v52:
Design SimulatedDevice, start of the top module:
module SimulatedDevice(
    input[1:0] global_state,
    input sys_clk,
    input rx,
    output tx,
    input turn_left_signal,
    input turn_right_signal,
    input move_forward_signal,
    input move_backward_signal,
    input place_barrier_signal,
    input destroy_barrier_signal,
    input rst,
    input clutch,
    input throttle,
    input brake,
    input power_on,
    input power_off,
    output front_detector,
    output back_detector,
    output left_detector,
    output right_detector,
    output move_backward_light,
    output move_forward_light,
    output turn_left_light,
    output turn_right_light,
    output power_light,
    output reg [2:0] state_light,
    output reg [3:0] moving_light,
    output [7:0] seg1,
    output [7:0] seg2,
    output [7:0] an
    );
For scale: ~4,500 cells after synthesis, about 470 flip-flops, about 0.035 sq mm of cells after synthesis.
clock: 32.8 ns
lec_check: 0
abc_area: 0
cap_margin: 20
cell_pad_in_sites_global_placement: 1
core_aspect_ratio: 1.57
core_margin: 7
core_utilization: 50
cts_cluster_size: 24
gpl_routability_driven: 1
hold_slack_margin: -0.03
place_density_lb_addon: 0.29
setup_slack_margin: 3.0
slew_margin: 20
tns_end_percent: 10
run.sh (not shown) runs the stock make flow with config.mk's settings and CLKGATE_MAP_FILE=.
v52 reached the final stage; the timing, DRC and antenna checks on its layout passed.
Inputs modified between v52 and v30:
- CORE_ASPECT_RATIO no longer set, was 1.57
- CORE_UTILIZATION now 40, was 50
- CELL_PAD_IN_SITES_GLOBAL_PLACEMENT no longer set, was 1
- CTS_CLUSTER_SIZE no longer set, was 24
- GPL_ROUTABILITY_DRIVEN no longer set, was 1
- ABC_AREA no longer set, was 0
- SETUP_SLACK_MARGIN no longer set, was 3.0
- HOLD_SLACK_MARGIN no longer set, was -0.03
- CORE_MARGIN now 2, was 7
- PLACE_DENSITY_LB_ADDON no longer set, was 0.29
- TNS_END_PERCENT no longer set, was 10
- the clock period (ns, I/O delays scaled along) now 23.9, was 32.8
--- outcome ---
For the core utilization, v30 came in 9.4 points lower than v52 did. v52 has higher required time at the worst-slack endpoint than v30. In v30, the detailed placer's ending HPWL came out about 4% below the value in v52. Going from v52 to v30, horizontal extent of the die picked up an extra about 33%; fraction of met2 tracks used by global routing lost 12 points; clock share of power picked up an extra 3.4 points; via count neither gained nor lost much; total clock buffers created by CTS picked up an extra 6. Of v30 and v52, the lower number of non-filler instances in the completed layout belongs to v52. Against v52, v30 comes in 2.9 points lower on global-route usage. v30: switching component of the power is about 50% higher than what v52 reported.
Setup changes, v30 to v15
- putting SETUP_SLACK_MARGIN at -1.04 where nothing was set
- putting CTS_CLUSTER_DIAMETER at 268 where nothing was set
- putting ABC_AREA at 1 where nothing was set
- swapping 40 for 72 in CORE_UTILIZATION
- swapping 23.9 for 13.6 in the clock period (ns, I/O delays scaled along)
## What came out
Although it ran to completion, v15 produced a layout that fails the final checks because of setup timing. From v30 to v15 the numbers moved as follows: synthesized area fell 6.3%, sum of buffers and inverters on the critical path rose 20, synthesized-area fraction occupied by ao, oa, aoi and oai cells fell 13 points. v15 reports its worst setup path endpoint as ma.mc.res7[1] while v30 reports ma.mc.res5[1]. Compared with v30, v15 shows number of cells traversed by the worst register-to-register path that has gone up by more than a quarter. Of v15 and v30, v15 shows the higher number of logic stages on the critical path including buffering, with v30 below it. The more densely filled core belongs to v15, not v30. Going from v30 to v15, non-filler instance count after layout grew by a little under 10%. For the fraction of area in clock buffers and inverters, v15 came in 0.40 points lower than v30 did. Cmp v15 vs v30: clock tree buffer count of the final layout lower in v15.
Inputs modified between v15 and v31:
- putting PLACE_DENSITY_LB_ADDON at 0.16 where nothing was set
- swapping 268 for 233 in CTS_CLUSTER_DIAMETER
- swapping -1.04 for 4.02 in SETUP_SLACK_MARGIN
- putting CTS_CLUSTER_SIZE at 48 where nothing was set
## What came out
Number of H-tree levels: v15 and v31 compared, higher one is v15
v31 -> v15: number of cells produced by synthesis delta 0, exact match
Status: last weighted congestion value of the routability-driven placer parity (v31, v15)
Comparing v15 against v31, there is no change at all in area figure in the yosys stat output.
Post-synth tally of flip-flops with integrated enable across v15 and v31: no real change.
The total cell area at the placement stage of v31 is higher than that of v15.
As far as count of hold buffers inserted by post-cts repair goes, v15 and v31 are indistinguishable; the numbers are identical.
~same maximum root-to-sink buffer count in v15 and v31
Number of buffers inserted during clock tree synthesis | v31 below v15
Reported for v15 and v31, multiplexer share of the synthesized area turned out identical to the last digit.
The flow ended early for v31: it failed with a tool error in global routing (5_1_grt).
diff inputs: v31 => v14
- SETUP_SLACK_MARGIN no longer set, was 4.02
- CORE_UTILIZATION now 52, was 72
- CTS_CLUSTER_SIZE no longer set, was 48
- PLACE_DENSITY_LB_ADDON no longer set, was 0.16
- CTS_CLUSTER_DIAMETER no longer set, was 233
- the clock period (ns, I/O delays scaled along) now 18.9, was 13.6
Findings:
v14 reached the end of the flow, and the finished layout is clean on the timing, DRC and antenna checks. Area fraction in full adders, half adders and majority gates: v14 vs v31 identical. The lower number of buffers created by CTS came out of v31. Going from v31 to v14, the die area was enlarged. As far as gate count after technology mapping goes, v31 and v14 are indistinguishable; the numbers are identical. v14 vs. v31: routability-driven placement congestion ratio saw a decrease, area inside the core boundary saw an increase, number of gates given a new drive strength after cts saw a decrease, vertical extent of the die saw an increase. Number of top-level pins: v14 vs v31 identical. Between v31 and v14, the flow reports placed standard-cell area decreasing by a little under 10%. Note that the half-perimeter wire length of the detailed placement result recorded for v14 amounts to 0.906 times the value seen in v31.
Input changes introduced in v40 (baseline for comparison: v14):
- CORE_UTILIZATION now 18, was 52
- ABC_AREA no longer set, was 1
- the clock period (ns, I/O delays scaled along) now 39.5, was 18.9
--- outcome ---
- Summary of the comparison: insertion delay at the late pin of the worst-skew pair is lower in v40, relative to v14.
- Relative to v14, synthesized chip area reported by yosys has gone up in v40.
- v14 → v40: combinational gate area went up by 21%, detail-routed via count per cell went down by 0.50, minimum setup slack after placement went up by 9310 ps, setup slack went up by 7980 ps.
- v40 ended up with global_state[0] as its launching instance or port of the critical path; v14 ended up with global_state[1].
No activity file was given, so power comes from the tool's default toggle rates.
